== job 5324 ==
## top
module top(
  input clk,
  input rst_n,
  input din_rx,
  output dout_tx_s1,
  output dout_tx_s2,
  output [31:0] addr_tx_s1,
  output [31:0] addr_tx_s2
    );
==> flow/config.mk <==
export PLATFORM = sky130hd
export DESIGN_NAME = top
export DESIGN_NICKNAME = top
export VERILOG_FILES = /design/flow/design.v
export SDC_FILE = /design/flow/constraint.sdc
export NUM_CORES = 4
export LEC_CHECK = 0
export ABC_AREA = 1
export CAP_MARGIN = 20
export CORE_MARGIN = 2
export CORE_UTILIZATION = 72
export CTS_CLUSTER_DIAMETER = 220
export CTS_CLUSTER_SIZE = 15
export PLACE_DENSITY_LB_ADDON = 0.01
export SETUP_SLACK_MARGIN = 0.84
export SLEW_MARGIN = 20
==> flow/constraint.sdc <==
create_clock -name core_clock -period 3.33 [get_ports {clk}]
set_input_delay 0.6660 -clock core_clock [delete_from_list [all_inputs] [get_ports {clk}]]
set_output_delay 0.6660 -clock core_clock [all_outputs]
set_load 0.01 [all_outputs]
run.sh (not shown) runs the stock make flow with config.mk's settings and CLKGATE_MAP_FILE=.
#### Input delta (job 5466 over job 5324)
- SETUP_SLACK_MARGIN: 0.84 -> -0.21
- CTS_CLUSTER_DIAMETER: 220 -> 371
- HOLD_SLACK_MARGIN: unset -> 0.3
- the clock period (ns, I/O delays scaled along): 3.33 -> 2.7
### Flow results
[flow] job 5466 | stages: complete | final checks: fail | reason: setup timing
Job 5466 vs job 5324 — cell depth of the worst flop-to-flop path dropped by a few percent
Comparing job 5466 against job 5324, there is no change at all in number of synthesized flops with an enable pin.
Taking job 5324 as the reference, in job 5466 setup slack went down by 0.48 ns; clock distribution area overhead in the final layout was more or less identical; mean routed wirelength per cell went down by 3.4%.
Input-level comparison between job 9007 and job 5466:
- a deleted CTS_CLUSTER_DIAMETER that had been 371
- a change of SETUP_SLACK_MARGIN from -0.21 to 0.76
- a change of CORE_UTILIZATION from 72 to 64
- a deleted ABC_AREA that had been 1
- a deleted CTS_CLUSTER_SIZE that had been 15
- a deleted PLACE_DENSITY_LB_ADDON that had been 0.01
- a deleted HOLD_SLACK_MARGIN that had been 0.3
- a change of the clock period (ns, I/O delays scaled along) from 2.7 to 4.03
[summary]
Job 9007 was carried through to the last stage, and its layout satisfied the timing, design-rule and antenna checks. Job 9007 vs. job 5466: power decreased by 25% relative to the old numbers; static power due to leakage decreased by 13% relative to the old numbers; area fraction in full adders, half adders and majority gates increased by 0.19 points relative to the old numbers.
#### Input delta (job 2538 over job 9007)
- CORE_UTILIZATION: 64 -> 40
- SETUP_SLACK_MARGIN: 0.76 -> unset
- PLACE_DENSITY: unset -> 0.6
- the clock period (ns, I/O delays scaled along): 4.03 -> 4.09
Results
- Diff job 9007..job 2538 | distinct cell type count after synthesis | unchanged
- Job 2538 vs job 9007: non-clock buffer count down in job 2538
- Job 2538 vs job 9007 on fraction of power consumed by the clock network: job 2538 is the higher one.
- The chip area line of the yosys report on job 9007 is in line with that on job 2538.
The following lists how job 9294 was set up differently from job 2538:
- a deleted PLACE_DENSITY that had been 0.6
- a change of CORE_UTILIZATION from 40 to 70
- an added CTS_CLUSTER_SIZE of 35
- an added SETUP_SLACK_MARGIN of 0.26
- a change of the clock period (ns, I/O delays scaled along) from 4.09 to 4.03
Findings:
Job 9294 vs. job 2538: routed length per instance shows an increase of 8.0%; cell area shows a reduction of 1.7%; fmax shows an increase of 4.6%; clock-buffer cell count shows a reduction of 9.
From job 9294 to job 2538, flip-flop count did not move at all.
Of job 9294 and job 2538, it is job 9294 that has the lower share of power burned in the clock network.
Critical path depth is lower on job 2538
Looking at post-layout minimum cycle time, job 9294 sits 0.16 ns below job 2538.
The inputs of job 7501 differ from those of job 9294 as listed below.
- PLACE_DENSITY now 0.6, previously not set
- CTS_CLUSTER_SIZE no longer set, was 35
- SETUP_SLACK_MARGIN no longer set, was 0.26
- CORE_UTILIZATION now 68, was 70
- the clock period (ns, I/O delays scaled along) now 3.42, was 4.03
Findings:
- Comparing job 7501 with job 9294, the layout-stage area growth over the synthesis result came out essentially unchanged.
- Per the comparison of job 7501 with job 9294, clock skew rose by 0.015 ns, wire length fell by 0.75%, time the worst path needs with I/O delays and setup fell by 0.24 ns, die height rose by about 1.4%, number of stages on the worst setup path fell by 1.
- Summary — power, job 7501 relative to job 9294: higher, by 15%.
- Compared job 7501 against job 9294; final design instance area without fill within noise.
- Of job 7501 and job 9294, the lower worst path arrival time belongs to job 7501.
- Job 7501 ended with more internal power summed over all cells than job 9294.
- Row hold slack: job 7501 lower / job 9294 higher
Power figures rest on the tool's default switching activity, not on a simulated workload.
